## v42
## alu_top
module alu_top (
    input clk,
    input [15:0] a,
    input [15:0] b,
    input [5:0] alufn,
    input fail,
    output reg z,
    output reg v,
    output reg n,
    output reg [15:0] out
  );
  reg [15:0] a_q;
  reg [15:0] b_q;
  reg [5:0] alufn_q;
  reg fail_q;
  wire alu_z;
  wire alu_v;
  wire alu_n;
  wire [15:0] alu_out;
  alu_13 alu (
    .a(a_q),
    .b(b_q),
    .alufn(alufn_q),
    .fail(fail_q),
    .z(alu_z),
    .v(alu_v),
    .n(alu_n),
    .out(alu_out)
  );
  always @(posedge clk) begin
    a_q <= a;
    b_q <= b;
    alufn_q <= alufn;
    fail_q <= fail;
    z <= alu_z;
    v <= alu_v;
    n <= alu_n;
    out <= alu_out;
  end
endmodule
Size in the first run: roughly 6800 cells after synthesis, ~58 flip-flops, about 59 I/O pins, about 42000 um2 of cells after synthesis.
make LEC_CHECK=0 ABC_AREA=1 CAP_MARGIN=20 CORE_ASPECT_RATIO=1.91 CORE_MARGIN=2 CORE_UTILIZATION=65 GPL_TIMING_DRIVEN=0 HOLD_SLACK_MARGIN=0.03 SLEW_MARGIN=20 finish   # period 80.0 ns
run.sh (not shown) runs the stock make flow with config.mk's settings and CLKGATE_MAP_FILE=.
global routing (5_1_grt): v42 exited with error
Input-level comparison between v29 and v42:
# v42
export LEC_CHECK = 0
export ABC_AREA = 1
export CAP_MARGIN = 20
export CORE_ASPECT_RATIO = 1.91
export CORE_MARGIN = 2
export CORE_UTILIZATION = 65
export GPL_TIMING_DRIVEN = 0
export HOLD_SLACK_MARGIN = 0.03
export SLEW_MARGIN = 20
create_clock -name core_clock -period 80.0 [get_ports {clk}]
# v29
export LEC_CHECK = 0
export CAP_MARGIN = 20
export CORE_MARGIN = 2
export CORE_UTILIZATION = 70
export SLEW_MARGIN = 20
create_clock -name core_clock -period 20.6 [get_ports {clk}]
[summary]
| effective utilization at floorplan | lower: v42 |
From v42 to v29 the numbers moved as follows: die boundary height down about 30%; area fraction in and, or, nand and nor cells down 5.1 points.
From v42 to v29 the numbers moved as follows: standard cell core area now smaller; proportion of synthesized chip area in sequential cells was more or less identical.
v29 did not make it past detailed placement (3_5_place_dp), where a tool error ended it.
Summary of v29 over v42: synthesis area per yosys went up by about 3.2%; area after synthesis +3.2%; routability congestion estimate from global placement up 0.070.
Edits applied to the flow inputs when going from v29 to v3:
# v29
export LEC_CHECK = 0
export CAP_MARGIN = 20
export CORE_MARGIN = 2
export CORE_UTILIZATION = 70
export SLEW_MARGIN = 20
create_clock -name core_clock -period 20.6 [get_ports {clk}]
# v3
export LEC_CHECK = 0
export CAP_MARGIN = 20
export CORE_MARGIN = 2
export CORE_UTILIZATION = 68
export CTS_CLUSTER_DIAMETER = 303
export CTS_CLUSTER_SIZE = 99
export SLEW_MARGIN = 20
create_clock -name core_clock -period 64.1 [get_ports {clk}]
Results
On v3: total core area is 2.6% higher than what v29 gave.
Number of cell rows: v3 vs v29 up 1
Comparing v29 against v3, there is no change at all in complex-gate fraction of the synthesized area.
Number of enable flip-flop cells: v29 vs v3 identical
[compare] base=v29 new=v3: area fraction in mux cells has remained practically unchanged; pre-placement core utilization has decreased; horizontal extent of the die has increased.
Weighted congestion reported at the end of routability-driven placement (higher): v3
v3: chip height about 1.4% above v29
Between v29 and v3, floorplan die area is higher for v3, v29 comes in under that.
No final results exist for v3, since it was stopped by error DPL-0038 during clock tree synthesis (4_1_cts).
Changes in v21 relative to v3:
# v3
export LEC_CHECK = 0
export CAP_MARGIN = 20
export CORE_MARGIN = 2
export CORE_UTILIZATION = 68
export CTS_CLUSTER_DIAMETER = 303
export CTS_CLUSTER_SIZE = 99
export SLEW_MARGIN = 20
create_clock -name core_clock -period 64.1 [get_ports {clk}]
# v21
export LEC_CHECK = 0
export CAP_MARGIN = 20
export CORE_MARGIN = 2
export CORE_UTILIZATION = 40
export SLEW_MARGIN = 20
create_clock -name core_clock -period 77.8 [get_ports {clk}]
Results
v21 has completed all stages; timing, DRC and antenna checks passed.
Between v21 and v3, the total cell area reported by yosys after synthesis figures differ only marginally.
Floorplan-stage core utilization was higher in the run labelled v3.
As of v21, number of placement rows had risen by more than a quarter compared to v3.
Comparing v21 against v3, there is no change at all in number of synthesized flops with an enable pin.
The placed wire-length estimate in v3 is 1.3 times that in v21.
Between v3 and v21, die area is higher for v21, v3 comes in under that.
Sequential element share of the synthesized area across v3 and v21: no real change.
Taking v3 over v21, the vertical die dimension ratio works out to 0.77.
On pre-CTS setup slack, the lower figure sits with v3, not v21.
Changes in v54 relative to v21:
# v21
export LEC_CHECK = 0
export CAP_MARGIN = 20
export CORE_MARGIN = 2
export CORE_UTILIZATION = 40
export SLEW_MARGIN = 20
create_clock -name core_clock -period 77.8 [get_ports {clk}]
# v54
export LEC_CHECK = 0
export CAP_MARGIN = 20
export CORE_MARGIN = 2
export CORE_UTILIZATION = 65
export SLEW_MARGIN = 20
create_clock -name core_clock -period 65.3 [get_ports {clk}]
### Flow results
The placed instance count number comes out higher for v54 vs v21.
Worst setup timing slack at the placement stage: v54 vs v21 down 1.93 ns
v54 vs v21 on final weighted congestion of routability-driven global placement: v54 is the higher one.
Compared with v21, v54 shows core area that has gone down by more than a quarter.
Die width: v54 < v21
Run status, v54: aborted in clock tree synthesis (4_1_cts), error DPL-0033
